`flow/run.sh`:
```
#!/bin/bash
# the make line also repeats each setting of config.mk as NAME=value (left out here)
make -C /OpenROAD-flow-scripts/flow DESIGN_CONFIG=/design/flow/config.mk WORK_HOME=/design/flow/orfs CLKGATE_MAP_FILE= finish
```
`flow/constraint.sdc`:
```
create_clock -name core_clock -period 5.0 [get_ports {clock}]
set_input_delay 1.0000 -clock core_clock [delete_from_list [all_inputs] [get_ports {clock}]]
set_output_delay 1.0000 -clock core_clock [all_outputs]
set_load 0.01 [all_outputs]
```
`flow/design.v`:
```
module bellmanford (reset, clock, GMAR1, GMDR1, GMAR2, GMDR2, IMAR, IMDR, WMAR1, WMAR2, WMDR1, WMDR2, WMWDR, WMWAR, WMWE, OMAR, OMDR, OMWAR, OMWDR, OMWE, NegCycle, Finish);
input clock,reset;
output reg [12:0] GMAR1;
input wire [127:0] GMDR1;
output reg [12:0] GMAR2;
input wire [127:0] GMDR2;
output reg [12:0] IMAR;
input wire [7:0] IMDR;
output reg [12:0] WMAR1;
input wire [127:0] WMDR1;
output reg [12:0] WMAR2;
input wire [127:0] WMDR2;
output reg [12:0] WMWAR;
output reg [127:0] WMWDR;
output reg WMWE;
output wire [12:0] OMAR;
output wire [15:0] OMDR;
assign OMAR = 13'b0;
assign OMDR = 16'b0;
output reg [12:0] OMWAR;
output reg [15:0] OMWDR;
output reg OMWE;
output reg NegCycle;
output reg Finish;
parameter [4:0]  
Init    = 4'b0000,
Init1   = 4'b0001,
Init2   = 4'b0010,
Init3   = 4'b0011,
Upd_S   = 4'b0100,
Upd_D   = 4'b0101, 
BFA1    = 4'b0110,
BFA_Stall1 = 4'b0111,
BFA2    = 4'b1000,
BFA_Stall2    = 4'b1001,
BFA3    = 4'b1010,
BFA_Stall3 = 4'b1011,
BFA4    = 4'b1100,
BFA5    = 4'b1101,
BFA_Stall4 = 4'b1110,
BFA6    = 4'b1111,
OP1     = 5'b10000,
OP_Stall1 = 5'b10001,
OP2     = 5'b10010,
OP3     = 5'b10011,
OP4     = 5'b10100,
OP_Stall2 = 5'b10101,
Refresh1 = 5'b10110,
Refresh2 = 5'b10111,
End1 = 5'b11000,
End2 = 5'b11001,
End3 = 5'b11010;
reg [127:0] GMDR1_reg;
reg [127:0] GMDR2_reg;
reg [7:0] IMDR_reg;
reg [127:0] WMDR1_reg;
reg [127:0] WMDR2_reg;
always@(posedge clock)
begin
    GMDR1_reg <= GMDR1;
    GMDR2_reg <= GMDR2;
    IMDR_reg <= IMDR;
    WMDR1_reg <= WMDR1;
    WMDR2_reg <= WMDR2;
end
reg [7:0] NumNodes;
reg [7:0] NodeCounter;
reg [7:0] Ureg;
reg [7:0] NumLinks;
reg [7:0] LinkCounter;
reg [7:0] Vreg[0:8];
reg signed [7:0] Wreg[0:8];
reg signed [7:0] NewWeight;
reg [7:0] Sub;
reg BFA_flag;
reg signed [7:0] DistU;
reg First_Node;
reg NegativeCycleCheck;
reg FirstLine;
reg MultiLine;
reg [4:0]   current_state, next_state;
always@(posedge clock)
begin
       current_state <= next_state;
end
always@(posedge clock)
begin
	if(reset)
	begin
		WMWE <= 1'b0;
		OMWE <= 1'b0;
		Finish <= 1'b0;
		NegCycle <= 1'b0;
		GMAR1 <= 0;
		GMAR2 <= 0;
		IMAR <= 0;
		WMAR1 <= 0;
		WMAR2 <= 0;
		WMWAR <= 0;
		OMWAR <= 0;
		WMWDR <= 0;
	end
	else
	begin
    		casex(current_state)
    		Init:
    		    begin
                    GMAR1 <= 0;
                    GMAR2 <= 0;
                    IMAR <= 0;
                    WMWAR <= 0;
                    OMWAR <= 13'h1fff;
                    NodeCounter <= 8'h81;
                end
            Init1:
                begin
                end
            Init2:
                begin
                    GMAR1 <= GMAR1 + 1'b1;
                    if (NodeCounter == 8'h81)
                        begin
                            NumNodes <= GMDR1_reg[63:0] - 1'b1;
                            NodeCounter <= GMDR1_reg[7:0] - 2'b10;
    		    		    WMWAR <= WMWAR + 1'b1;
    		    		    WMWE <= 1'b1;
    		    		    WMWDR[127:107] <= 21'b100000000111111110000;
                            WMWDR[106:94] <= GMDR1_reg[12:0];
                        end
    		        else if(NodeCounter != 0)
    		    	    begin
    		    		    WMWAR <= WMWAR + 1'b1;
    		    		    WMWE <= 1'b1;
    		    		    WMWDR[127:107] <= 21'b100000000111111110000;
                            WMWDR[106:94] <= GMDR1_reg[12:0];
    		    		    NodeCounter <= NodeCounter - 8'b00000001;
    		    	    end
			        else
                        begin
                            WMWE <= 1'b0;
                            GMAR1 <= IMDR_reg - 1'b1;
                        end
                end
            Init3:
                begin
                     NodeCounter <= NumNodes;
                     IMAR <= IMAR + 1'b1;
                     OMWE <= 1'b0;
                     WMWE <= 1'b0;
                     GMAR1 <= IMAR + 1'b1;
                end
    		Upd_S:
                begin
				    WMWAR <= IMDR_reg;
                    WMWDR[127] = 1'b0;
                    WMWDR[126:119] = 0;
                    WMWDR[118:111] = IMDR_reg;
                    WMWDR[110:107] <= 4'b0010;
				    WMWE <= 1'b1;
				    WMAR1 <= IMDR_reg;                                       
                    NumLinks <= 0;
                    WMWDR[106:94] <= GMDR1_reg[12:0];
                end
            Upd_D:
                begin
				    WMWAR <= IMDR_reg;
                    WMWDR[127] = 1'b1;
                    WMWDR[126:119] = 8'h00;
                    WMWDR[118:111] = 8'hff;
                    WMWDR[110:107] <= 4'b0001;
				    WMWE <= 1'b1;
			    	WMAR2 <= GMDR2_reg[111:104];
                    WMWDR[106:94] <= GMDR1_reg[12:0];
                end
            BFA1:
                begin
                    IMAR <= IMAR - 1'b1;                                               
                    WMWE <= 1'b0;
                    First_Node <= 0;
                    NegativeCycleCheck <= 0;
                end
            BFA_Stall1:
                begin
                end
            BFA2:
                begin
                    FirstLine <= 1'b1;
                    casex(First_Node)
                        0:
                            begin
                                Ureg <= IMDR_reg;
                                NegativeCycleCheck <= 1'b1;
                                WMAR1 <= IMDR_reg;                                              
                                GMAR1 <= IMDR_reg - 1'b1;                                       
                                IMAR <= IMAR + 1'b1;
                            end
                        1:
                            begin
                                if(GMDR2_reg[127:120] == 0)
                                    begin
                                        NegativeCycleCheck <= 1'b0;
                                        Ureg <= GMDR1_reg[71:64];
                                        WMAR1 <= GMDR1_reg[71:64];                                
                                        NodeCounter <= NodeCounter - 1'b1;
                                        GMAR2 <= GMDR1_reg[71:64] - 1'b1;
                                    end
                                else if(WMDR1_reg[127] == 1'b0)
                                    begin
                                        Ureg <= WMAR1[7:0];
                                        GMAR2 <= WMAR1 - 1'b1;                            
                                    end
                                else if (WMDR1_reg[127] == 1'b1)
                                    begin
                                        if(WMAR1[7:0] == NumNodes)
                                            WMAR1 <= 0;
                                        else
                                            WMAR1 <= WMAR1 + 1'b1;
                                    end
                            end
                    endcase
                end
            BFA_Stall2:
                begin
                end
            BFA3:
                begin
                    GMAR1 <= 0;
                    if(First_Node == 1'b0)
                        GMAR2 <= GMDR1_reg[12:0];
                    else if (First_Node == 1'b1 && WMDR1_reg[127] == 1'b0)
                        GMAR2 <= GMDR2_reg[12:0];
                end
            BFA_Stall3:
                begin
                end
            BFA4:
                begin
                    if(FirstLine == 1'b1)
                        begin
                            DistU <= WMDR1_reg[126:119];
                            NumLinks <= GMDR2_reg[119:112];
                            if(GMDR2_reg[119:112] < 7)
                                begin
                                    MultiLine <= 1'b0;
                                    LinkCounter <= GMDR2_reg[119:112];
                                end
                            else
                                begin
                                    LinkCounter <= 7;
                                    MultiLine <= 1'b1;
                                end
				            Vreg[1] <= GMDR2_reg[111:104];
				            Wreg[1] <= GMDR2_reg[103:96];
				            Vreg[2] <= GMDR2_reg[95:88];
				            Wreg[2] <= GMDR2_reg[87:80];
				            Vreg[3] <= GMDR2_reg[79:72];
				            Wreg[3] <= GMDR2_reg[71:64]; 
				            Vreg[4] <= GMDR2_reg[63:56];
				            Wreg[4] <= GMDR2_reg[55:48]; 
				            Vreg[5] <= GMDR2_reg[47:40];
				            Wreg[5] <= GMDR2_reg[39:32]; 
				            Vreg[6] <= GMDR2_reg[31:24];
				            Wreg[6] <= GMDR2_reg[23:16];
				            Vreg[7] <= GMDR2_reg[15:8];
				            Wreg[7] <= GMDR2_reg[7:0];
                            Vreg[8] <= 0;
                            Wreg[8] <= 0;
                        end
                    else
                        begin
                            if(NumLinks > 8)
                                begin
                                    MultiLine <= 1'b1;
                                    LinkCounter <= 8;
                                end
                            else
                                begin
                                    MultiLine <= 1'b0;
                                    LinkCounter <= NumLinks;
                                end
                            Vreg[1] <= GMDR2_reg[127:120];
                            Wreg[1] <= GMDR2_reg[119:112];
				            Vreg[2] <= GMDR2_reg[111:104];
				            Wreg[2] <= GMDR2_reg[103:96];
				            Vreg[3] <= GMDR2_reg[95:88];
				            Wreg[3] <= GMDR2_reg[87:80];
				            Vreg[4] <= GMDR2_reg[79:72];
				            Wreg[4] <= GMDR2_reg[71:64]; 
				            Vreg[5] <= GMDR2_reg[63:56];
				            Wreg[5] <= GMDR2_reg[55:48]; 
				            Vreg[6] <= GMDR2_reg[47:40];
				            Wreg[6] <= GMDR2_reg[39:32]; 
				            Vreg[7] <= GMDR2_reg[31:24];
				            Wreg[7] <= GMDR2_reg[23:16];
				            Vreg[8] <= GMDR2_reg[15:8];
				            Wreg[8] <= GMDR2_reg[7:0];
                        end
                    Sub <= 0;
                end
            BFA5:
                begin
                    WMWE <= 1'b0;
                    if(WMDR1_reg[127] == 1'b1)
                    begin
                        NumLinks <= 0;
                        LinkCounter <= 0;
                    end
                    if (NumLinks == 0)
                    begin
                       First_Node <= 1'b1;
                    end
                    if(LinkCounter == 0 )
                    begin
                       FirstLine <= 1'b0;
                       GMAR2 <= GMAR2 + 1'b1;
                    end
                    if(NumLinks == 0 && LinkCounter == 0)
                        WMAR1 <= WMAR1 + 1'b1;
                    case(Sub)
                        0: 
                            begin
                                WMAR2 <= Vreg[1];
                                NewWeight <= DistU + Wreg[1];
                            end
                        1: 
                            begin
                                WMAR2 <= Vreg[2];  
                                NewWeight <= DistU + Wreg[2];
                            end
                        2:  
                            begin
                                WMAR2 <= Vreg[3];  
                                NewWeight <= DistU + Wreg[3];
                            end
                        3:  
                            begin
                                WMAR2 <= Vreg[4];  
                                NewWeight <= DistU + Wreg[4];
                            end
                        4:  
                            begin
                                WMAR2 <= Vreg[5];  
                                NewWeight <= DistU + Wreg[5];
                            end
                        5:  
                            begin
                                WMAR2 <= Vreg[6];  
                                NewWeight <= DistU + Wreg[6];
                            end
                        6:  
                            begin
                                WMAR2 <= Vreg[7];  
                                NewWeight <= DistU + Wreg[7];
                            end
                        7:  
                            begin
                                WMAR2 <= Vreg[8];  
                                NewWeight <= DistU + Wreg[8];
                            end
                    endcase
                end
            BFA_Stall4:
                begin
                end
            BFA6:
                begin
                   if($signed(WMDR2_reg[126:119]) > NewWeight || WMDR2_reg[127] == 1)
                    begin
                        NegativeCycleCheck <= 1'b1;
                        casex(Sub)
                            0:  begin
                                    WMWAR <= Vreg[1]; 
                                end
                            1:  begin
                                    WMWAR <= Vreg[2]; 
                                end
                            2:  begin 
                                    WMWAR <= Vreg[3]; 
                                end
                            3:  begin 
                                    WMWAR <= Vreg[4]; 
                                end
                            4:  begin 
                                    WMWAR <= Vreg[5]; 
                                end
                            5:  begin 
                                    WMWAR <= Vreg[6]; 
                                end
                            6:  begin 
                                    WMWAR <= Vreg[7]; 
                                end
                            7:  begin 
                                    WMWAR <= Vreg[8]; 
                                end
                        endcase
                        WMWDR[127] = 1'b0;
                        WMWDR[126:119] <= NewWeight;
                        WMWDR[118:111] <= Ureg;
                        WMWDR[110:107] <= WMDR2_reg[110:107];
                        WMWDR[106:94] <= WMDR2_reg[106:94];
                        WMWE <= 1'b1;
                   end
                   LinkCounter <= LinkCounter - 1'b1;
                   NumLinks <= NumLinks - 1'b1;
                   Sub <= Sub + 1'b1;
                end
            OP1:
                begin
                    WMAR2 <= IMDR_reg;
                end
            OP_Stall1:
                begin
                end
            OP2:
                begin
                    OMWAR <= OMWAR + 1'b1;
                    OMWDR <= WMDR2_reg[126:119];
                    OMWE <= 1'b1;
                    WMAR2 <= WMDR2_reg[118:111];
                end
            OP3:
                begin
                    OMWAR <= OMWAR + 1'b1;
                    OMWDR <= IMDR_reg;
                    OMWE <= 1'b1;
                    IMAR <= IMAR + 1'b1;
                end
            OP4:
                begin
                    OMWDR <= WMAR2;
                    OMWE <= 1'b1;
                    OMWAR <= OMWAR + 1'b1;
                    WMAR2 <= WMDR2_reg[118:111];
                    WMAR1 <= NumNodes;
                end
            OP_Stall2:
                begin
                    OMWE <= 1'b0;
                end
            End1:
                begin
                    if(IMDR_reg == 8'hff)
                    begin
                        NodeCounter <= NumNodes;
                        OMWDR <= 16'hFFFF;
                        OMWE <= 1'b1;
                        OMWAR <= OMWAR + 1'b1;
                    end
                    else
                    begin
                        OMWDR <= 8'h0;
                        OMWE <= 1'b1;
                        OMWAR <= OMWAR + 1'b1;
                    end
                end
            Refresh1:
                begin
                    OMWE <= 1'b0;
                    WMWAR <= NumNodes;
                    WMWDR[127:107] <= 21'b100000000111111110000;
                    WMWDR[106:94] <= WMDR1_reg[104:96];
                    WMWE <= 1'b1;
                    IMAR <= IMAR + 1'b1;
                end
            Refresh2:
                begin
                    WMWAR <= WMWAR - 1'b1;
                    WMWDR[127:107] <= 21'b100000000111111110000;
                    WMWE <= 1'b1;
                end
            End2:
                begin
                    OMWE <= 1'b0;
                    WMWE <= 1'b0;
                    Finish <= 1'b1; 
                end
            End3:
                begin
                    NegCycle <= 1'b1; 
                end
        endcase
	end
end
always@(*)
begin
	if(reset)
		next_state = Init;
	else if(current_state == Init)
        next_state = Init1;
    else if(current_state == Init1)
        next_state = Init2;
    else if(current_state == Init2)
	begin
		if (NodeCounter == 0)
			next_state = Init3;
        else
            next_state <= Init1;
	end
	else if(current_state == Init3)
			next_state = Upd_S;
	else if(current_state == Upd_S)
			next_state = Upd_D;
    else if(current_state == Upd_D)
            next_state = BFA1;
	else if(current_state == BFA1)
            next_state = BFA_Stall1;
    else if(current_state == BFA_Stall1)
            next_state = BFA2;
	else if(current_state == BFA2)
    begin
        if (WMDR1_reg[127] == 1'b1)
            next_state = BFA_Stall1;
        else if(First_Node == 1)
        begin
            if ((NegativeCycleCheck == 1'b0) && GMDR2_reg[127:120] == 8'h00 )
                next_state = OP1;
            else if((NodeCounter == 8'h01) && (NegativeCycleCheck == 1'b0) && GMDR2_reg[127:120] == 8'h00)
                next_state = OP1;
            else if((NodeCounter == 8'h01) && (NegativeCycleCheck == 1'b1))
                next_state = End3;
            else
                next_state = BFA_Stall2;
            end
        else if (WMDR1_reg[127] == 1'b0 && First_Node == 1'b0)
            next_state = BFA_Stall2;
        else if (WMDR1_reg[127] == 1'b1)
            next_state = BFA_Stall1;
        else
            next_state = BFA_Stall2;
    end
	else if(current_state == BFA_Stall2)
            next_state = BFA3;
	else if(current_state == BFA3)
    begin
        if(WMDR1_reg[127] == 1'b1)
            next_state = BFA2;
        else
            next_state = BFA_Stall3;
    end
	else if(current_state == BFA_Stall3)
    begin
        if(WMDR1_reg[127] == 1'b1)
            next_state = BFA5;
        else
            next_state = BFA4;
    end
	else if(current_state == BFA4)
            next_state = BFA5;
	else if(current_state == BFA5)
    begin
        if (WMDR1_reg[127] == 1'b1)
            next_state = BFA_Stall1;
        else if(NumLinks == 0 && LinkCounter == 0)
            next_state = BFA_Stall1;
        else if (NumLinks != 0 && LinkCounter == 0)
            next_state = BFA_Stall3;
        else
            next_state = BFA_Stall4;
    end
	else if(current_state == BFA_Stall4)
            next_state = BFA6;
	else if(current_state == BFA6)
            next_state = BFA5;
    else if(current_state == OP1)
            next_state = OP_Stall1;
    else if(current_state == OP_Stall1)
            next_state = OP2;
    else if(current_state == OP2)
            next_state = OP3;
    else if(current_state == OP3)
            next_state = OP4;
    else if(current_state == OP4)
        begin
            if(WMDR2_reg[108] == 1'b1)
                next_state = End1;
            else
                next_state = OP_Stall2;
        end
    else if(current_state == OP_Stall2)
            next_state = OP4;
    else if(current_state == Refresh1)
        next_state = Refresh2;
    else if(current_state == Refresh2)
        begin
            if(WMWAR == 0)
                next_state = Init3;
            else
                next_state = Refresh2;
        end
    else if(current_state == End1)
        begin
            if(IMDR_reg == 8'hFF)
                next_state = Refresh1;
            else
                next_state = End2;
        end
    else
        next_state = current_state;
end
endmodule
```
`flow/config.mk`:
```
export PLATFORM = sky130hd
export DESIGN_NAME = bellmanford
export DESIGN_NICKNAME = bellmanford
export VERILOG_FILES = /design/flow/design.v
export SDC_FILE = /design/flow/constraint.sdc
export NUM_CORES = 4
export LEC_CHECK = 0
export ABC_AREA = 1
export CAP_MARGIN = 20
export CELL_PAD_IN_SITES_DETAIL_PLACEMENT = 1
export CELL_PAD_IN_SITES_GLOBAL_PLACEMENT = 3
export CORE_ASPECT_RATIO = 0.69
export CORE_MARGIN = 5
export CORE_UTILIZATION = 36
export CTS_CLUSTER_SIZE = 57
export GPL_ROUTABILITY_DRIVEN = 0
export GPL_TIMING_DRIVEN = 1
export HOLD_SLACK_MARGIN = 0.2
export PLACE_DENSITY = 0.61
export SETUP_SLACK_MARGIN = 1.25
export SLEW_MARGIN = 40
```
==> GITHUB_STEP_SUMMARY, run 1 <==
## Synthesis and layout report

| Metric | Value |
|---|---|
| PnR worst setup slack | `1.52 ns` |
| Final instance area | `32100 um^2` |
| Top cells by area | `dfxtp_1 28%, edfxtp_1 24%, nand2_1 10%, o21ai_0 5.0%, inv_1 5.0%` |
| GRT Residual Overflow | `0` |
| Core ar. | `71100 um^2` |
| Internal cell power | `7.90 mW` |
| # IOs | `790` |
| Critical Path, Cell by Cell | `inv_1 > ha_1 > nand3_1 > a21oi_1 > nor2_1 > buf_4 > nand2_2 > buf_6 > nand3_1 > o21ai_2 > inv_1 > ha_1 > a21o_1 > a31oi_4 > inv_1 > a21oi_1 > o21ai_0 > xor2_1` |
| Reg2reg path depth | `18` |
| Critical path's slowest cell | `edfxtp_1` |
| Commonest flop | `dfxtp_1` |
| Switch Pwr | `2.47 mW` |
| Antenna-violating nets left | `0` |
| Sink Count | `564` |
| Late-Pin Clk Latency | `0.65 ns` |
| Delay-heaviest family, CP | `AND-OR/OR-AND gates` |
| Flops out of synthesis | `564` |
| Top post-synthesis cells by count | `699 x nand2_1, 360 x dfxtp_1, 344 x inv_1` |
| P_clk | `4.74 mW` |
| DP HPWL | `75000 um` |
| Clock Power Share | `45.7%` |
| Total GRT Usage | `24.2%` |
| Worst EP required | `5.37 ns` |
| Adder Area Share | `2.52%` |
| Layout area overhead | `23.5%` |
| Routed vias | `22700` |
| DRT iter0 DRCs | `1718` |
| Total number of yosys warnings | `3` |
| Min cycle time layout | `3.48 ns` |
| Site row count | `81` |
| Setup TNS | `0 ns` |
| Worst slack at placement | `1.16 ns` |
| Pin count of the biggest net entering global routing | `100` |
| Synth Cell Area | `25900 um^2` |
| Die height | `233 um` |
| CTS max path bufs | `3` |
| Yosys stat area | `25900 um^2` |
| WL/cell | `22.1 um` |
| Number of enable flip-flop cells | `204` |
| Setup crit start kind | `flip-flop` |
| Total chip power | `10.4 mW` |
| Worst hold path startpoint | `WMDR1_reg[119]$_DFF_P_` |
| Count leader, synth | `nand2_1` |
| R2R setup slack | `1.52 ns` |
| CTS tree | `yes` |
| Yosys cell types | `59` |
| Sequential Power Share | `48.1%` |
| Hold Path Class | `flip-flop to flip-flop` |
| Synth area leader | `dfxtp_1` |
| Number of antenna violations at the first check in global routing | `6` |
| Clock root cell | `clkbuf_16` |
| Max IR drop VDD | `248 uV` |
| H-tree levels | `2` |
| First-pass GRT wire length | `145000 um` |
| Peak Freq | `287 MHz` |
| Port buffer count | `350` |
| Critical Path Start | `Sub[0]$_SDFFCE_PN0P_` |
| Worst Tran Pin Value | `0.887 ns` |
| Clk_skew | `0.0293 ns` |
| Top area contributor share | `27.8%` |
| Power Sequential | `4.99 mW` |
| Mux share | `0.0386%` |
| Critical Path End | `NewWeight[5]$_DFFE_PP_` |
| Post-DR vias/cell | `5.13` |
| Crit Reg-Reg Endpoint | `NewWeight[5]$_DFFE_PP_` |
| Crit Path Class | `flip-flop to flip-flop` |
| Synth Seq Share | `51.4%` |
| RSZ-0062 raised after global routing | `no` |
| Vias in the first global route | `23200` |
| Die Size | `77600 um^2` |
| First drt pass iteration count | `5` |
| Die Wd | `333 um` |
| PwrDens | `324 nW/um^2` |
| Max-slew headroom | `40.9%` |
| Number of cells in Yosys stat | `3110` |
| Final setup fails | `0` |
| WHS Path Cells | `0` |
| Hold Path End | `DistU[0]$_DFFE_PP_` |
| Clk pin slew, worst setup/hold paths | `0.07 ns` |
| Placed cell areas | `29900 um^2` |
| Main kind of combinational logic by area | `simple AND/OR/NAND/NOR gates` |
| Ys async rst share | `0%` |
| Synth Area in Compound Gates | `13.2%` |
| # DRC | `0` |
| Combinational power share | `6.2%` |
| Max cap viols | `0` |
| Crit path max fanout | `14` |
| R2r startpoint | `Sub[0]$_SDFFCE_PN0P_` |
| Net Sw Frac | `23.8%` |
| Nets | `4003` |
| Hold Vio Cnt, Final | `0` |
| OpenROAD warnings | `349` |
| Critical Path Max Stage Delay | `0.44 ns` |
| CP Depth | `18` |
| Most used cell, CP | `inv_1` |
| Buf/Inv on CP | `5` |
| Power Combinational | `0.646 mW` |
| WL final | `97900 um` |
| Mean Syn Cell Area | `8.34 um^2` |
| Status | `no timing/DRC/antenna violations` |
| Cts bufs inserted | `57` |
| Leakage Power | `13.1 nW` |
| Cells after Synth | `3110` |
| Initial Utilization | `36.5%` |
| Basic Gates by Area | `19.7%` |
| CP arrival | `3.85 ns` |
| Crit share post-route | `69.6%` |
| Final Util | `45.1%` |
| Crit end category | `flip-flop` |
| Final Slew Violations | `0` |
| Leading power group | `sequential cells` |
| Xor/xnor share | `2.06%` |
-- metal layers --
layer	part of all wire (%)	wire length [um]	up-vias	global-route usage [%]
met5	0.013	13	-	0
met4	1.9	1900	2	5.27
met3	8.5	8360	119	5.64
met2	41	40400	755	35.3
met1	48	47300	11100	36.4
li1	-	-	10700	-
-- repair_timing --
item,in CTS,in global routing
buffers inserted,1,3
endpoints found under the setup margin,2,3
hold buffers,0,0
resized,2,6
pin swaps,0,1
-- final cells by class --
type / count / area (um^2)
fillers: 8419 / 39100
flip-flops and latches: 564 / 13300
multi-input cells: 2059 / 10300
repair buffers: 389 / 3820
clock buffers: 71 / 1670
inverters: 359 / 1350
well taps: 954 / 1190
clock inverters: 37 / 408
diodes: 2 / 5.00
-- stage by stage --
stage                     hold WS, ns  std cells
after global routing            0.408       4434
after global placement          0.392       4321
after floorplan                 0.386       3237
after detailed placement        0.398       4321
final                           0.405       4435
after CTS                       0.410       4430
==> run 2: changes to the inputs <==
Settings changed: ABC_AREA 1 to not set, CAP_MARGIN 20 to 0, CELL_PAD_IN_SITES_DETAIL_PLACEMENT 1 to not set, CELL_PAD_IN_SITES_GLOBAL_PLACEMENT 3 to not set, CORE_ASPECT_RATIO 0.69 to not set, CORE_MARGIN 5 to 2, CORE_UTILIZATION 36 to 70, CTS_CLUSTER_SIZE 57 to 36, GPL_ROUTABILITY_DRIVEN 0 to not set, GPL_TIMING_DRIVEN 1 to not set, HOLD_SLACK_MARGIN 0.2 to not set, PLACE_DENSITY 0.61 to not set, SETUP_SLACK_MARGIN 1.25 to 0.87, SLEW_MARGIN 40 to 20.
Clock period 5.0 ns to 3.46 ns, I/O delays scaled along.
==> GITHUB_STEP_SUMMARY, run 2 <==
## Implementation flow summary

| Metric | Value |
|---|---|
| Top area contributor share | `28.8%` |
| Basic Gates by Area | `11.6%` |
| Synth Cell Area | `25000 um^2` |
| Count leader, synth | `dfxtp_1` |
| Commonest flop | `dfxtp_1` |
| Yosys stat area | `25000 um^2` |
| Cells after Synth | `2357` |
| Die Wd | `193 um` |
| Number of cells in Yosys stat | `2357` |
| Xor/xnor share | `3.86%` |
| Mean Syn Cell Area | `10.6 um^2` |
| Synth Area in Compound Gates | `15.4%` |
| Adder Area Share | `2.61%` |
| Synth Seq Share | `53.4%` |
| Ys async rst share | `0%` |
| Core ar. | `35400 um^2` |
| Status | `did not finish` |
| Flops out of synthesis | `564` |
| Die Size | `37200 um^2` |
| Total number of yosys warnings | `3` |
| Number of enable flip-flop cells | `204` |
| Initial Utilization | `70.6%` |
| Site row count | `69` |
| Die height | `193 um` |
| Mux share | `5.84%` |
| Exit stage | `I/O pin placement` |
| Err | `[ERROR PPL-0024] Number of IO pins (790) exceeds maximum number of available positions (692). Increase the die perimeter from 771.74um to 1074.40um.` |
| Top cells by area | `dfxtp_1 29%, edfxtp_1 25%, mux2_2 5.7%, buf_4 4.1%, a21oi_1 2.6%` |
| Synth area leader | `dfxtp_1` |
| Yosys cell types | `81` |
| Top post-synthesis cells by count | `360 x dfxtp_1, 204 x edfxtp_1, 171 x nor2_1` |
| Main kind of combinational logic by area | `AND-OR/OR-AND gates` |
==> run 3: changes to the inputs <==
Settings changed: CAP_MARGIN 0 to 20, CORE_UTILIZATION 70 to 63, CTS_CLUSTER_DIAMETER set to 28, CTS_CLUSTER_SIZE 36 to 14, MAX_ROUTING_LAYER set to met4, SETUP_SLACK_MARGIN 0.87 to 0.64.
Clock period 3.46 ns to 2.56 ns, I/O delays scaled along.
==> GITHUB_STEP_SUMMARY, run 3 <==
## Implementation flow summary

| Metric | Value |
|---|---|
| Yosys stat area | `25000 um^2` |
| Total number of yosys warnings | `3` |
| Status | `did not finish` |
| Synth area leader | `dfxtp_1` |
| Top cells by area | `dfxtp_1 29%, edfxtp_1 25%, mux2_2 5.7%, buf_4 4.1%, a21oi_1 2.6%` |
| Die height | `203 um` |
| Mean Syn Cell Area | `10.6 um^2` |
| Flops out of synthesis | `564` |
| Basic Gates by Area | `11.6%` |
| Xor/xnor share | `3.86%` |
| Core ar. | `38900 um^2` |
| Exit stage | `I/O pin placement` |
| Adder Area Share | `2.61%` |
| Main kind of combinational logic by area | `AND-OR/OR-AND gates` |
| Number of cells in Yosys stat | `2357` |
| Yosys cell types | `81` |
| Err | `[ERROR PPL-0024] Number of IO pins (790) exceeds maximum number of available positions (730). Increase the die perimeter from 812.62um to 1074.40um.` |
| Die Size | `41300 um^2` |
| Count leader, synth | `dfxtp_1` |
| Cells after Synth | `2357` |
| Die Wd | `203 um` |
| Number of enable flip-flop cells | `204` |
| Synth Cell Area | `25000 um^2` |
| Ys async rst share | `0%` |
| Top area contributor share | `28.8%` |
| Initial Utilization | `64.2%` |
| Mux share | `5.84%` |
| Site row count | `72` |
| Synth Seq Share | `53.4%` |
| Top post-synthesis cells by count | `360 x dfxtp_1, 204 x edfxtp_1, 171 x nor2_1` |
| Commonest flop | `dfxtp_1` |
| Synth Area in Compound Gates | `15.4%` |
==> run 4: changes to the inputs <==
Settings changed: ABC_AREA set to 0, CORE_ASPECT_RATIO set to 0.51, CORE_UTILIZATION 63 to 15, CTS_CLUSTER_DIAMETER 28 to 389, CTS_CLUSTER_SIZE 14 to 20, HOLD_SLACK_MARGIN set to -0.02, MAX_ROUTING_LAYER met4 to not set, MIN_ROUTING_LAYER set to met1, PLACE_DENSITY set to 0.5, SETUP_SLACK_MARGIN 0.64 to 1.18, TNS_END_PERCENT set to 30.
Clock period 2.56 ns to 4.13 ns, I/O delays scaled along.
==> GITHUB_STEP_SUMMARY, run 4 <==
## Synthesis and layout report

| Metric | Value |
|---|---|
| Worst Tran Pin Value | `1.09 ns` |
| Delay-heaviest family, CP | `AND-OR/OR-AND gates` |
| Net Sw Frac | `25.2%` |
| Gate Area | `10400 um^2` |
| Synth area leader | `dfxtp_1` |
| Yosys stat area | `25000 um^2` |
| Number of cells in Yosys stat | `2357` |
| WL/cell | `21.4 um` |
| Crit path max fanout | `4` |
| H-tree levels | `2` |
| Number of antenna violations at the first check in global routing | `30` |
| Critical Path, Cell by Cell | `or4_4 > nor2_4 > nand2_4 > a222oi_1 > nand2_1 > ha_2 > fa_2 > a21o_1 > a21oi_2 > o21bai_1 > a21oi_1 > xnor2_1` |
| Leading power group | `sequential cells` |
| WL final | `105000 um` |
| Total GRT Usage | `11.9%` |
| # IOs | `790` |
| Critical Path Start | `Sub[4]$_SDFFCE_PN0P_` |
| Number of enable flip-flop cells | `204` |
| Late-Pin Clk Latency | `0.63 ns` |
| Synth Cell Area | `25000 um^2` |
| Die Wd | `576 um` |
| Setup TNS | `0 ns` |
| Sequential Power Share | `57.8%` |
| Reg area | `13300 um^2` |
| CP Depth | `12` |
| Total number of yosys warnings | `3` |
| Hold buffer count at CTS | `0` |
| Status | `no timing/DRC/antenna violations` |
| Worst hold path startpoint | `WMDR1_reg[122]$_DFF_P_` |
| Main kind of combinational logic by area | `AND-OR/OR-AND gates` |
| Nets | `3229` |
| Max cap viols | `0` |
| P_clk | `3.71 mW` |
| CTS max path bufs | `3` |
| Cts bufs inserted | `34` |
| Fill cells | `18000` |
| Mux share | `5.84%` |
| PwrDens | `329 nW/um^2` |
| # DRC | `0` |
| Worst EP required | `4.52 ns` |
| Mean Syn Cell Area | `10.6 um^2` |
| Power Sequential | `6.06 mW` |
| Reg2reg path depth | `12` |
| Power Combinational | `0.721 mW` |
| Synth Seq Share | `53.4%` |
| Die height | `295 um` |
| Hold Path Class | `flip-flop to flip-flop` |
| Combinational power share | `6.9%` |
| R2R setup slack | `0.68 ns` |
| First-pass GRT wire length | `143000 um` |
| Crit Path Class | `flip-flop to flip-flop` |
| Post-DR vias/cell | `4.01` |
| Final Util | `19.4%` |
| Peak Freq | `290 MHz` |
| Layout area overhead | `27.5%` |
| Min cycle time layout | `3.45 ns` |
| R2r startpoint | `Sub[4]$_SDFFCE_PN0P_` |
| Critical Path End | `NewWeight[6]$_DFFE_PP_` |
| First drt pass iteration count | `9` |
| Core ar. | `165000 um^2` |
| Clk pin slew, worst setup/hold paths | `0.11 ns` |
| Final GP Congestion | `0.854` |
| Top area contributor share | `28.8%` |
| Setup crit start kind | `flip-flop` |
| Top cells by area | `dfxtp_1 29%, edfxtp_1 25%, mux2_2 5.7%, buf_4 4.1%, a21oi_1 2.6%` |
| Hold Path End | `DistU[3]$_DFFE_PP_` |
| DRT iter0 DRCs | `2252` |
| Buf/Inv on CP | `0` |
| Max-slew headroom | `27.2%` |
| Routed vias | `19600` |
| Count leader, synth | `dfxtp_1` |
| Flops out of synthesis | `564` |
| Xor/xnor share | `3.86%` |
| Cells after Synth | `2357` |
| Vias in the first global route | `18100` |
| Crit share post-route | `83.5%` |
| Yosys cell types | `81` |
| WHS Path Cells | `0` |
| Antenna-violating nets left | `0` |
| Fin Hold WS | `0.401 ns` |
| Leakage Power | `10.9 nW` |
| Clk_skew | `0.0650 ns` |
| Crit Reg-Reg Endpoint | `NewWeight[6]$_DFFE_PP_` |
| OpenROAD warnings | `353` |
| Final Slew Violations | `0` |
| Internal cell power | `7.84 mW` |
| CP arrival | `3.84 ns` |
| Adder Area Share | `2.61%` |
| Pin count of the biggest net entering global routing | `135` |
| Hold Vio Cnt, Final | `0` |
| Max IR drop VDD | `205 uV` |
| Site row count | `106` |
| CTS tree | `yes` |
| Clock Power Share | `35.4%` |
| Commonest flop | `dfxtp_1` |
| Clock root cell | `clkbuf_16` |
| RSZ-0062 raised after global routing | `yes` |
| Port buffer count | `350` |
| Critical path's slowest cell | `or4_4` |
| Critical Path Max Stage Delay | `0.56 ns` |
| Final setup fails | `0` |
| Initial Utilization | `15.2%` |
| Switch Pwr | `2.65 mW` |
| Top post-synthesis cells by count | `360 x dfxtp_1, 204 x edfxtp_1, 171 x nor2_1` |
| Die Size | `170000 um^2` |
| Basic Gates by Area | `11.6%` |
| Synth Area in Compound Gates | `15.4%` |
| DP HPWL | `81800 um` |
| Ys async rst share | `0%` |
| Crit end category | `flip-flop` |
| GRT Residual Overflow | `0` |
| Sink Count | `564` |
run 4: per-stage QoR:
stage                     cells  setup slack, ns  instance area (um^2)  power [mW]
after floorplan            2484            0.286                 25500        6.50
after global placement     4821            0.254                 30600        6.90
after detailed placement   4821            0.241                 30600        6.91
after CTS                  4888            0.687                 31700        10.7
after global routing       4893            0.552                 31800        11.0
final                      4896            0.680                 31900        10.5
run 4: timing repair:
action	in CTS	in global routing
resized	15	17
setup endpoints to repair	26	72
setup buffers	8	5
pin swaps	9	7
run 4: area by class of cell:
type                    count  share of cell area, %
well taps                2214                   8.70
inverters                  56                  0.672
repair buffers            427                   13.0
flip-flops and latches    564                   41.9
diodes                      3                 0.0236
multi-input cells        1573                   32.7
clock buffers              55                   2.92
clock inverters             4                  0.157
run 4: layer usage:
layer	global-route usage (%)	share of wire, %
met3	3.93	10
met2	15.5	38
met1	18.4	50
met5	0	0.13
met4	1.85	1.4
==> run 5: changes to the inputs <==
Settings changed: ABC_AREA 0 to not set, CORE_ASPECT_RATIO 0.51 to not set, CORE_UTILIZATION 15 to 57, CTS_CLUSTER_DIAMETER 389 to not set, CTS_CLUSTER_SIZE 20 to not set, HOLD_SLACK_MARGIN -0.02 to not set, MIN_ROUTING_LAYER met1 to not set, PLACE_DENSITY 0.5 to not set, PLACE_DENSITY_LB_ADDON set to 0.02, SETUP_SLACK_MARGIN 1.18 to not set, TNS_END_PERCENT 30 to not set.
Clock period 4.13 ns to 2.48 ns, I/O delays scaled along.
==> GITHUB_STEP_SUMMARY, run 5 <==
## Implementation flow summary

| Metric | Value |
|---|---|
| Number of enable flip-flop cells | `204` |
| Xor/xnor share | `3.86%` |
| Exit stage | `I/O pin placement` |
| Adder Area Share | `2.61%` |
| Total number of yosys warnings | `3` |
| Mux share | `5.84%` |
| Basic Gates by Area | `11.6%` |
| Mean Syn Cell Area | `10.6 um^2` |
| Synth Seq Share | `53.4%` |
| Err | `[ERROR PPL-0024] Number of IO pins (790) exceeds maximum number of available positions (766). Increase the die perimeter from 853.50um to 1074.40um.` |
| Count leader, synth | `dfxtp_1` |
| Ys async rst share | `0%` |
| Initial Utilization | `57.9%` |
| Status | `did not finish` |
| Site row count | `76` |
| Core ar. | `43200 um^2` |
| Commonest flop | `dfxtp_1` |
| Top post-synthesis cells by count | `360 x dfxtp_1, 204 x edfxtp_1, 171 x nor2_1` |
| Synth Area in Compound Gates | `15.4%` |
| Yosys cell types | `81` |
| Die height | `213 um` |
| Synth Cell Area | `25000 um^2` |
| Main kind of combinational logic by area | `AND-OR/OR-AND gates` |
| Top cells by area | `dfxtp_1 29%, edfxtp_1 25%, mux2_2 5.7%, buf_4 4.1%, a21oi_1 2.6%` |
| Top area contributor share | `28.8%` |
| Die Size | `45500 um^2` |
| Flops out of synthesis | `564` |
| Cells after Synth | `2357` |
| Yosys stat area | `25000 um^2` |
| Number of cells in Yosys stat | `2357` |
| Synth area leader | `dfxtp_1` |
| Die Wd | `213 um` |
==> run 6: changes to the inputs <==
Settings changed: CORE_UTILIZATION 57 to 54, PLACE_DENSITY_LB_ADDON 0.02 to not set, SETUP_SLACK_MARGIN set to -0.19.
Clock period 2.48 ns to 3.11 ns, I/O delays scaled along.
==> GITHUB_STEP_SUMMARY, run 6 <==
## Implementation flow summary

| Metric | Value |
|---|---|
| Mean Syn Cell Area | `10.6 um^2` |
| Ys async rst share | `0%` |
| Err | `[ERROR PPL-0024] Number of IO pins (790) exceeds maximum number of available positions (786). Increase the die perimeter from 876.44um to 1074.40um.` |
| Yosys stat area | `25000 um^2` |
| Synth Area in Compound Gates | `15.4%` |
| Adder Area Share | `2.61%` |
| Basic Gates by Area | `11.6%` |
| Synth area leader | `dfxtp_1` |
| Die height | `219 um` |
| Number of cells in Yosys stat | `2357` |
| Status | `did not finish` |
| Mux share | `5.84%` |
| Site row count | `78` |
| Count leader, synth | `dfxtp_1` |
| Die Wd | `219 um` |
| Top area contributor share | `28.8%` |
| Total number of yosys warnings | `3` |
| Synth Cell Area | `25000 um^2` |
| Xor/xnor share | `3.86%` |
| Flops out of synthesis | `564` |
| Top cells by area | `dfxtp_1 29%, edfxtp_1 25%, mux2_2 5.7%, buf_4 4.1%, a21oi_1 2.6%` |
| Exit stage | `I/O pin placement` |
| Cells after Synth | `2357` |
| Yosys cell types | `81` |
| Die Size | `48000 um^2` |
| Initial Utilization | `54.9%` |
| Number of enable flip-flop cells | `204` |
| Core ar. | `45500 um^2` |
| Top post-synthesis cells by count | `360 x dfxtp_1, 204 x edfxtp_1, 171 x nor2_1` |
| Commonest flop | `dfxtp_1` |
| Main kind of combinational logic by area | `AND-OR/OR-AND gates` |
| Synth Seq Share | `53.4%` |
==> run 7: changes to the inputs <==
Settings changed: CORE_UTILIZATION 54 to 57, SETUP_SLACK_MARGIN -0.19 to 0.86.
Clock period 3.11 ns to 3.43 ns, I/O delays scaled along.
==> GITHUB_STEP_SUMMARY, run 7 <==
## Implementation flow summary

| Metric | Value |
|---|---|
| Status | `did not finish` |
| Exit stage | `I/O pin placement` |
| Err | `[ERROR PPL-0024] Number of IO pins (790) exceeds maximum number of available positions (766). Increase the die perimeter from 853.50um to 1074.40um.` |
| Commonest flop | `dfxtp_1` |
| Initial Utilization | `57.9%` |
| Core ar. | `43200 um^2` |
| Synth Seq Share | `53.4%` |
| Die Wd | `213 um` |
| Top cells by area | `dfxtp_1 29%, edfxtp_1 25%, mux2_2 5.7%, buf_4 4.1%, a21oi_1 2.6%` |
| Total number of yosys warnings | `3` |
| Mean Syn Cell Area | `10.6 um^2` |
| Site row count | `76` |
| Flops out of synthesis | `564` |
| Top area contributor share | `28.8%` |
| Cells after Synth | `2357` |
| Adder Area Share | `2.61%` |
| Synth area leader | `dfxtp_1` |
| Synth Cell Area | `25000 um^2` |
| Ys async rst share | `0%` |
| Yosys cell types | `81` |
| Number of enable flip-flop cells | `204` |
| Top post-synthesis cells by count | `360 x dfxtp_1, 204 x edfxtp_1, 171 x nor2_1` |
| Synth Area in Compound Gates | `15.4%` |
| Yosys stat area | `25000 um^2` |
| Count leader, synth | `dfxtp_1` |
| Die height | `213 um` |
| Basic Gates by Area | `11.6%` |
| Number of cells in Yosys stat | `2357` |
| Main kind of combinational logic by area | `AND-OR/OR-AND gates` |
| Die Size | `45500 um^2` |
| Mux share | `5.84%` |
| Xor/xnor share | `3.86%` |
==> run 8: changes to the inputs <==
Settings changed: CTS_CLUSTER_DIAMETER set to 376, SETUP_SLACK_MARGIN 0.86 to not set.
Clock period 3.43 ns to 3.64 ns, I/O delays scaled along.
==> GITHUB_STEP_SUMMARY, run 8 <==
## Implementation flow summary

| Metric | Value |
|---|---|
| Exit stage | `I/O pin placement` |
| Synth area leader | `dfxtp_1` |
| Number of enable flip-flop cells | `204` |
| Xor/xnor share | `3.86%` |
| Count leader, synth | `dfxtp_1` |
| Err | `[ERROR PPL-0024] Number of IO pins (790) exceeds maximum number of available positions (766). Increase the die perimeter from 853.50um to 1074.40um.` |
| Basic Gates by Area | `11.6%` |
| Die height | `213 um` |
| Top area contributor share | `28.8%` |
| Initial Utilization | `57.9%` |
| Commonest flop | `dfxtp_1` |
| Number of cells in Yosys stat | `2357` |
| Die Wd | `213 um` |
| Flops out of synthesis | `564` |
| Die Size | `45500 um^2` |
| Synth Seq Share | `53.4%` |
| Status | `did not finish` |
| Top cells by area | `dfxtp_1 29%, edfxtp_1 25%, mux2_2 5.7%, buf_4 4.1%, a21oi_1 2.6%` |
| Total number of yosys warnings | `3` |
| Main kind of combinational logic by area | `AND-OR/OR-AND gates` |
| Mux share | `5.84%` |
| Mean Syn Cell Area | `10.6 um^2` |
| Cells after Synth | `2357` |
| Synth Area in Compound Gates | `15.4%` |
| Top post-synthesis cells by count | `360 x dfxtp_1, 204 x edfxtp_1, 171 x nor2_1` |
| Yosys stat area | `25000 um^2` |
| Site row count | `76` |
| Yosys cell types | `81` |
| Ys async rst share | `0%` |
| Adder Area Share | `2.61%` |
| Core ar. | `43200 um^2` |
| Synth Cell Area | `25000 um^2` |
==> run 9: changes to the inputs <==
Settings changed: CORE_ASPECT_RATIO set to 0.5, CORE_UTILIZATION 57 to 70, CTS_CLUSTER_DIAMETER 376 to 302, CTS_CLUSTER_SIZE set to 62, TNS_END_PERCENT set to 10.
Clock period 3.64 ns to 5.0 ns, I/O delays scaled along.
==> GITHUB_STEP_SUMMARY, run 9 <==
## Implementation flow summary

| Metric | Value |
|---|---|
| Flops out of synthesis | `564` |
| Exit stage | `I/O pin placement` |
| Synth Cell Area | `25000 um^2` |
| Top area contributor share | `28.8%` |
| Number of cells in Yosys stat | `2357` |
| Mux share | `5.84%` |
| Commonest flop | `dfxtp_1` |
| Yosys stat area | `25000 um^2` |
| Status | `did not finish` |
| Mean Syn Cell Area | `10.6 um^2` |
| Initial Utilization | `71.7%` |
| Xor/xnor share | `3.86%` |
| Die Wd | `271 um` |
| Yosys cell types | `81` |
| Err | `[ERROR PPL-0024] Number of IO pins (790) exceeds maximum number of available positions (780). Increase the die perimeter from 817.59um to 1074.40um.` |
| Number of enable flip-flop cells | `204` |
| Synth Seq Share | `53.4%` |
| Site row count | `48` |
| Cells after Synth | `2357` |
| Total number of yosys warnings | `3` |
| Top post-synthesis cells by count | `360 x dfxtp_1, 204 x edfxtp_1, 171 x nor2_1` |
| Count leader, synth | `dfxtp_1` |
| Die height | `138 um` |
| Synth area leader | `dfxtp_1` |
| Core ar. | `34800 um^2` |
| Main kind of combinational logic by area | `AND-OR/OR-AND gates` |
| Ys async rst share | `0%` |
| Adder Area Share | `2.61%` |
| Synth Area in Compound Gates | `15.4%` |
| Top cells by area | `dfxtp_1 29%, edfxtp_1 25%, mux2_2 5.7%, buf_4 4.1%, a21oi_1 2.6%` |
| Basic Gates by Area | `11.6%` |
| Die Size | `37300 um^2` |
==> run 10: changes to the inputs <==
Settings changed: CORE_ASPECT_RATIO 0.5 to not set, CORE_UTILIZATION 70 to 67, CTS_CLUSTER_DIAMETER 302 to not set, CTS_CLUSTER_SIZE 62 to 31, SETUP_SLACK_MARGIN set to -0.25, TNS_END_PERCENT 10 to not set.
Clock period 5.0 ns to 3.94 ns, I/O delays scaled along.
==> GITHUB_STEP_SUMMARY, run 10 <==
## Implementation flow summary

| Metric | Value |
|---|---|
| Status | `did not finish` |
| Exit stage | `I/O pin placement` |
| Err | `[ERROR PPL-0024] Number of IO pins (790) exceeds maximum number of available positions (706). Increase the die perimeter from 788.48um to 1074.40um.` |
| Initial Utilization | `68.1%` |
| Mean Syn Cell Area | `10.6 um^2` |
| Flops out of synthesis | `564` |
| Cells after Synth | `2357` |
| Synth Cell Area | `25000 um^2` |
| Total number of yosys warnings | `3` |
| Number of enable flip-flop cells | `204` |
| Adder Area Share | `2.61%` |
| Top area contributor share | `28.8%` |
| Synth Seq Share | `53.4%` |
| Basic Gates by Area | `11.6%` |
| Xor/xnor share | `3.86%` |
| Count leader, synth | `dfxtp_1` |
| Site row count | `70` |
| Yosys stat area | `25000 um^2` |
| Yosys cell types | `81` |
| Commonest flop | `dfxtp_1` |
| Core ar. | `36700 um^2` |
| Mux share | `5.84%` |
| Top cells by area | `dfxtp_1 29%, edfxtp_1 25%, mux2_2 5.7%, buf_4 4.1%, a21oi_1 2.6%` |
| Die Size | `38900 um^2` |
| Top post-synthesis cells by count | `360 x dfxtp_1, 204 x edfxtp_1, 171 x nor2_1` |
| Main kind of combinational logic by area | `AND-OR/OR-AND gates` |
| Synth Area in Compound Gates | `15.4%` |
| Die Wd | `197 um` |
| Number of cells in Yosys stat | `2357` |
| Die height | `197 um` |
| Ys async rst share | `0%` |
| Synth area leader | `dfxtp_1` |
==> run 11: changes to the inputs <==
Settings changed: CORE_UTILIZATION 67 to 61, CTS_CLUSTER_SIZE 31 to not set, SETUP_SLACK_MARGIN -0.25 to not set.
Clock period 3.94 ns to 2.95 ns, I/O delays scaled along.
==> GITHUB_STEP_SUMMARY, run 11 <==
## Implementation flow summary

| Metric | Value |
|---|---|
| Status | `did not finish` |
| Exit stage | `I/O pin placement` |
| Err | `[ERROR PPL-0024] Number of IO pins (790) exceeds maximum number of available positions (742). Increase the die perimeter from 825.58um to 1074.40um.` |
| Commonest flop | `dfxtp_1` |
| Main kind of combinational logic by area | `AND-OR/OR-AND gates` |
| Top area contributor share | `28.8%` |
| Number of cells in Yosys stat | `2357` |
| Flops out of synthesis | `564` |
| Adder Area Share | `2.61%` |
| Basic Gates by Area | `11.6%` |
| Cells after Synth | `2357` |
| Mean Syn Cell Area | `10.6 um^2` |
| Die height | `206 um` |
| Top cells by area | `dfxtp_1 29%, edfxtp_1 25%, mux2_2 5.7%, buf_4 4.1%, a21oi_1 2.6%` |
| Synth area leader | `dfxtp_1` |
| Site row count | `74` |
| Xor/xnor share | `3.86%` |
| Core ar. | `40600 um^2` |
| Yosys cell types | `81` |
| Mux share | `5.84%` |
| Count leader, synth | `dfxtp_1` |
| Synth Cell Area | `25000 um^2` |
| Ys async rst share | `0%` |
| Synth Area in Compound Gates | `15.4%` |
| Top post-synthesis cells by count | `360 x dfxtp_1, 204 x edfxtp_1, 171 x nor2_1` |
| Die Wd | `206 um` |
| Total number of yosys warnings | `3` |
| Number of enable flip-flop cells | `204` |
| Synth Seq Share | `53.4%` |
| Die Size | `42600 um^2` |
| Yosys stat area | `25000 um^2` |
| Initial Utilization | `61.5%` |
==> run 12: changes to the inputs <==
Settings changed: ABC_AREA set to 1, CAP_MARGIN 20 to 35, CORE_ASPECT_RATIO set to 1.09, CORE_MARGIN 2 to 5, CORE_UTILIZATION 61 to 35, GPL_ROUTABILITY_DRIVEN set to 0, GPL_TIMING_DRIVEN set to 0, PLACE_DENSITY_LB_ADDON set to 0.16, SLEW_MARGIN 20 to 25, TNS_END_PERCENT set to 85.
Clock period 2.95 ns to 5.0 ns, I/O delays scaled along.
==> GITHUB_STEP_SUMMARY, run 12 <==
## Synthesis and layout report

| Metric | Value |
|---|---|
| Adder Area Share | `2.52%` |
| Critical path's slowest cell | `nor2_1` |
| Yosys cell types | `59` |
| Status | `no timing/DRC/antenna violations` |
| First-pass GRT wire length | `140000 um` |
| Post_cts resized | `0` |
| H-tree levels | `2` |
| Setup Fix Bufs, Post-CTS | `0` |
| OpenROAD warnings | `347` |
| Worst Tran Pin Value | `0.978 ns` |
| Cells after Synth | `3110` |
| Top post-synthesis cells by count | `699 x nand2_1, 360 x dfxtp_1, 344 x inv_1` |
| Mux share | `0.0386%` |
| Net Sw Frac | `23.7%` |
| Clock Power Share | `45.6%` |
| Synth area leader | `dfxtp_1` |
| Crit Path Class | `flip-flop to flip-flop` |
| Top cells by area | `dfxtp_1 28%, edfxtp_1 24%, nand2_1 10%, o21ai_0 5.0%, inv_1 5.0%` |
| Worst hold path startpoint | `current_state[15]$_DFF_P_` |
| Pin count of the biggest net entering global routing | `28` |
| Power Combinational | `0.742 mW` |
| P_clk | `4.80 mW` |
| Final setup fails | `0` |
| R2r startpoint | `Sub[0]$_SDFFCE_PN0P_` |
| Max-slew headroom | `34.8%` |
| Crit share post-route | `76.0%` |
| Placed cell areas | `31300 um^2` |
| Max cap viols | `0` |
| PwrDens | `314 nW/um^2` |
| Die height | `294 um` |
| Site row count | `104` |
| Final instance area | `33500 um^2` |
| # DRC | `0` |
| CTS max path bufs | `3` |
| PnR worst setup slack | `1.20 ns` |
| Worst slack at placement | `0.906 ns` |
| Number of enable flip-flop cells | `204` |
| Crit Reg-Reg Endpoint | `NewWeight[5]$_DFFE_PP_` |
| RSZ-0062 raised after global routing | `no` |
| Core ar. | `73700 um^2` |
| Internal cell power | `8.03 mW` |
| Hold Vio Cnt, Final | `0` |
| Initial Utilization | `35.2%` |
| Post-DR vias/cell | `4.94` |
| Commonest flop | `dfxtp_1` |
| Layout area overhead | `29.2%` |
| WHS Path Cells | `2` |
| DP HPWL | `75700 um` |
| Synth Seq Share | `51.4%` |
| Total GRT Usage | `23.0%` |
| Hold Path End | `current_state[8]$_DFF_P_` |
| WL final | `96200 um` |
| Delay-heaviest family, CP | `AND-OR/OR-AND gates` |
| Flops out of synthesis | `564` |
| WL/cell | `20.6 um` |
| CTS tree | `yes` |
| Crit path max fanout | `10` |
| First drt pass iteration count | `6` |
| Routed vias | `23000` |
| Xor/xnor share | `2.06%` |
| Fin Hold WS | `0.400 ns` |
| Critical Path Start | `Sub[0]$_SDFFCE_PN0P_` |
| Critical Path, Cell by Cell | `ha_1 > nand3_1 > nor2_1 > buf_4 > a22o_1 > a21oi_1 > nand3_1 > o21ai_0 > inv_1 > ha_1 > a21o_1 > a31oi_1 > inv_1 > a21oi_1 > o21ai_0 > xor2_1` |
| Count leader, synth | `nand2_1` |
| Total chip power | `10.5 mW` |
| Port buffer count | `350` |
| Leakage Power | `14.1 nW` |
| Nets | `4234` |
| CP Depth | `16` |
| R2R setup slack | `1.20 ns` |
| Crit end category | `flip-flop` |
| Cts bufs inserted | `60` |
| Worst EP required | `5.38 ns` |
| Basic Gates by Area | `19.7%` |
| CP arrival | `4.18 ns` |
| Vias in the first global route | `22000` |
| Mean Syn Cell Area | `8.34 um^2` |
| Clock root cell | `clkbuf_16` |
| Top area contributor share | `27.8%` |
| # IOs | `790` |
| DRT iter0 DRCs | `2447` |
| Hold buffer count at CTS | `0` |
| Setup crit start kind | `flip-flop` |
| Sink Count | `564` |
| Synth Cell Area | `25900 um^2` |
| Buf/Inv on CP | `3` |
| Die Wd | `271 um` |
| Hold Path Class | `flip-flop to flip-flop` |
| Min cycle time layout | `3.80 ns` |
| Antenna-violating nets left | `0` |
| Reg2reg path depth | `16` |
| Critical Path Max Stage Delay | `0.65 ns` |
| Main kind of combinational logic by area | `simple AND/OR/NAND/NOR gates` |
| GRT Residual Overflow | `0` |
| Sequential Power Share | `47.3%` |
| Peak Freq | `263 MHz` |
| Clk pin slew, worst setup/hold paths | `0.06 ns` |
| Total number of yosys warnings | `3` |
| Number of antenna violations at the first check in global routing | `1` |
| Leading power group | `sequential cells` |
| Combinational power share | `7.1%` |
| Power Sequential | `4.98 mW` |
| Clk_skew | `0.0539 ns` |
| Synth Area in Compound Gates | `13.2%` |
| Late-Pin Clk Latency | `0.68 ns` |
| Yosys stat area | `25900 um^2` |
| Switch Pwr | `2.49 mW` |
| Number of cells in Yosys stat | `3110` |
| Critical Path End | `NewWeight[5]$_DFFE_PP_` |
| Ys async rst share | `0%` |
| Final Slew Violations | `0` |
| Max IR drop VDD | `250 uV` |
| Die Size | `79700 um^2` |
[run 12: routing by layer]
metal / vias up / wire length [um] / GRT usage (%)
met5: - / 0 / 0
li1: 11200 / - / -
met3: 161 / 8280 / 4.90
met1: 10600 / 40100 / 30.5
met4: 0 / 2890 / 6.47
met2: 1046 / 44900 / 38.1
[run 12: layout make-up]
| class | count | area [um^2] |
|---|---|---|
| Fill cell | 7241 | 40100 |
| Sequential cell | 564 | 13300 |
| Multi-Input combinational cell | 2059 | 10200 |
| Timing Repair Buffer | 362 | 3710 |
| Clock buffer | 86 | 1850 |
| Buffer | 255 | 1540 |
| Inverter | 359 | 1350 |
| Tap cell | 954 | 1190 |
| Clock inverter | 27 | 318 |
| Antenna cell | 1 | 2.50 |
[run 12: stage by stage]
step	instances	utilization [%]	setup TNS, ns
2_1_floorplan	3237	-	0
3_3_place_gp	4541	42.3	-82.82
3_5_place_dp	4550	42.6	0
4_1_cts	4663	45.5	0
5_1_grt	4666	45.5	0
6_report	4667	45.5	0
==> run 13: changes to the inputs <==
Settings changed: CAP_MARGIN 35 to 20, CORE_ASPECT_RATIO 1.09 to not set, CORE_MARGIN 5 to 2, CORE_UTILIZATION 35 to 57, CTS_CLUSTER_DIAMETER set to 393, CTS_CLUSTER_SIZE set to 100, GPL_ROUTABILITY_DRIVEN 0 to not set, GPL_TIMING_DRIVEN 0 to not set, PLACE_DENSITY_LB_ADDON 0.16 to not set, SLEW_MARGIN 25 to 20, TNS_END_PERCENT 85 to not set.
Clock period 5.0 ns to 2.37 ns, I/O delays scaled along.
==> GITHUB_STEP_SUMMARY, run 13 <==
## Implementation flow summary

| Metric | Value |
|---|---|
| Number of cells in Yosys stat | `3110` |
| Err | `[ERROR PPL-0024] Number of IO pins (790) exceeds maximum number of available positions (780). Increase the die perimeter from 869.44um to 1074.40um.` |
| Total number of yosys warnings | `3` |
| Cells after Synth | `3110` |
| Synth Area in Compound Gates | `13.2%` |
| Exit stage | `I/O pin placement` |
| Commonest flop | `dfxtp_1` |
| Xor/xnor share | `2.06%` |
| Yosys stat area | `25900 um^2` |
| Initial Utilization | `57.4%` |
| Site row count | `78` |
| Flops out of synthesis | `564` |
| Die Wd | `217 um` |
| Ys async rst share | `0%` |
| Die Size | `47200 um^2` |
| Top area contributor share | `27.8%` |
| Basic Gates by Area | `19.7%` |
| Synth Seq Share | `51.4%` |
| Synth area leader | `dfxtp_1` |
| Synth Cell Area | `25900 um^2` |
| Top cells by area | `dfxtp_1 28%, edfxtp_1 24%, nand2_1 10%, o21ai_0 5.0%, inv_1 5.0%` |
| Number of enable flip-flop cells | `204` |
| Status | `did not finish` |
| Adder Area Share | `2.52%` |
| Core ar. | `45200 um^2` |
| Mux share | `0.0386%` |
| Mean Syn Cell Area | `8.34 um^2` |
| Count leader, synth | `nand2_1` |
| Top post-synthesis cells by count | `699 x nand2_1, 360 x dfxtp_1, 344 x inv_1` |
| Die height | `217 um` |
| Main kind of combinational logic by area | `simple AND/OR/NAND/NOR gates` |
| Yosys cell types | `59` |
==> run 14: changes to the inputs <==
Settings changed: ABC_AREA 1 to not set, CORE_UTILIZATION 57 to 70, CTS_CLUSTER_DIAMETER 393 to 204, CTS_CLUSTER_SIZE 100 to 31, SETUP_SLACK_MARGIN set to -0.25.
Clock period 2.37 ns to 3.59 ns, I/O delays scaled along.
==> GITHUB_STEP_SUMMARY, run 14 <==
## Implementation flow summary

| Metric | Value |
|---|---|
| Status | `did not finish` |
| Exit stage | `I/O pin placement` |
| Err | `[ERROR PPL-0024] Number of IO pins (790) exceeds maximum number of available positions (692). Increase the die perimeter from 771.74um to 1074.40um.` |
| Number of cells in Yosys stat | `2357` |
| Number of enable flip-flop cells | `204` |
| Flops out of synthesis | `564` |
| Synth area leader | `dfxtp_1` |
| Ys async rst share | `0%` |
| Die height | `193 um` |
| Top cells by area | `dfxtp_1 29%, edfxtp_1 25%, mux2_2 5.7%, buf_4 4.1%, a21oi_1 2.6%` |
| Yosys cell types | `81` |
| Commonest flop | `dfxtp_1` |
| Mean Syn Cell Area | `10.6 um^2` |
| Site row count | `69` |
| Total number of yosys warnings | `3` |
| Basic Gates by Area | `11.6%` |
| Die Wd | `193 um` |
| Cells after Synth | `2357` |
| Top post-synthesis cells by count | `360 x dfxtp_1, 204 x edfxtp_1, 171 x nor2_1` |
| Synth Seq Share | `53.4%` |
| Mux share | `5.84%` |
| Count leader, synth | `dfxtp_1` |
| Core ar. | `35400 um^2` |
| Xor/xnor share | `3.86%` |
| Die Size | `37200 um^2` |
| Adder Area Share | `2.61%` |
| Top area contributor share | `28.8%` |
| Yosys stat area | `25000 um^2` |
| Synth Area in Compound Gates | `15.4%` |
| Initial Utilization | `70.6%` |
| Synth Cell Area | `25000 um^2` |
| Main kind of combinational logic by area | `AND-OR/OR-AND gates` |
==> run 15: changes to the inputs <==
Settings changed: CORE_UTILIZATION 70 to 57, CTS_CLUSTER_DIAMETER 204 to 377, CTS_CLUSTER_SIZE 31 to not set, SETUP_SLACK_MARGIN -0.25 to 1.38.
Clock period 3.59 ns to 5.0 ns, I/O delays scaled along.
==> GITHUB_STEP_SUMMARY, run 15 <==
## Implementation flow summary

| Metric | Value |
|---|---|
| Count leader, synth | `dfxtp_1` |
| Total number of yosys warnings | `3` |
| Number of enable flip-flop cells | `204` |
| Synth Seq Share | `53.4%` |
| Synth Area in Compound Gates | `15.4%` |
| Status | `did not finish` |
| Top post-synthesis cells by count | `360 x dfxtp_1, 204 x edfxtp_1, 171 x nor2_1` |
| Basic Gates by Area | `11.6%` |
| Die Wd | `213 um` |
| Number of cells in Yosys stat | `2357` |
| Ys async rst share | `0%` |
| Flops out of synthesis | `564` |
| Die Size | `45500 um^2` |
| Yosys stat area | `25000 um^2` |
| Exit stage | `I/O pin placement` |
| Initial Utilization | `57.9%` |
| Err | `[ERROR PPL-0024] Number of IO pins (790) exceeds maximum number of available positions (766). Increase the die perimeter from 853.50um to 1074.40um.` |
| Mean Syn Cell Area | `10.6 um^2` |
| Top area contributor share | `28.8%` |
| Synth area leader | `dfxtp_1` |
| Commonest flop | `dfxtp_1` |
| Synth Cell Area | `25000 um^2` |
| Xor/xnor share | `3.86%` |
| Core ar. | `43200 um^2` |
| Site row count | `76` |
| Die height | `213 um` |
| Yosys cell types | `81` |
| Adder Area Share | `2.61%` |
| Main kind of combinational logic by area | `AND-OR/OR-AND gates` |
| Top cells by area | `dfxtp_1 29%, edfxtp_1 25%, mux2_2 5.7%, buf_4 4.1%, a21oi_1 2.6%` |
| Cells after Synth | `2357` |
| Mux share | `5.84%` |
==> run 16: changes to the inputs <==
Settings changed: CELL_PAD_IN_SITES_DETAIL_PLACEMENT set to 2, CELL_PAD_IN_SITES_GLOBAL_PLACEMENT set to 3, CORE_UTILIZATION 57 to 52, CTS_CLUSTER_DIAMETER 377 to not set, CTS_CLUSTER_SIZE set to 87, GPL_TIMING_DRIVEN set to 0, PLACE_DENSITY_LB_ADDON set to 0.19, SETUP_SLACK_MARGIN 1.38 to 0.77, SLEW_MARGIN 20 to 40.
Clock period 5.0 ns to 6.25 ns, I/O delays scaled along.
==> GITHUB_STEP_SUMMARY, run 16 <==
## Implementation flow summary

| Metric | Value |
|---|---|
| Yosys cell types | `81` |
| Synth Area in Compound Gates | `15.4%` |
| Top area contributor share | `28.8%` |
| Top post-synthesis cells by count | `360 x dfxtp_1, 204 x edfxtp_1, 171 x nor2_1` |
| Err | `[ERROR FLW-0024] Place density exceeds 1.0 (current PLACE_DENSITY_LB_ADDON =  0.19). Please check if the value of  PLACE_DENSITY_LB_ADDON is between 0 and 0.99.` |
| Mux share | `5.84%` |
| Cells after Synth | `2357` |
| Synth Seq Share | `53.4%` |
| Die Wd | `223 um` |
| Yosys stat area | `25000 um^2` |
| Xor/xnor share | `3.86%` |
| Die Size | `49800 um^2` |
| Commonest flop | `dfxtp_1` |
| Status | `did not finish` |
| Number of cells in Yosys stat | `2357` |
| Top cells by area | `dfxtp_1 29%, edfxtp_1 25%, mux2_2 5.7%, buf_4 4.1%, a21oi_1 2.6%` |
| Initial Utilization | `52.6%` |
| Flops out of synthesis | `564` |
| Synth area leader | `dfxtp_1` |
| Synth Cell Area | `25000 um^2` |
| Core ar. | `47500 um^2` |
| Total number of yosys warnings | `3` |
| Exit stage | `global placement without I/O` |
| Count leader, synth | `dfxtp_1` |
| Main kind of combinational logic by area | `AND-OR/OR-AND gates` |
| Adder Area Share | `2.61%` |
| Die height | `223 um` |
| Site row count | `80` |
| Basic Gates by Area | `11.6%` |
| Mean Syn Cell Area | `10.6 um^2` |
| Ys async rst share | `0%` |
| Number of enable flip-flop cells | `204` |
Power is estimated from default activity; no workload was simulated.
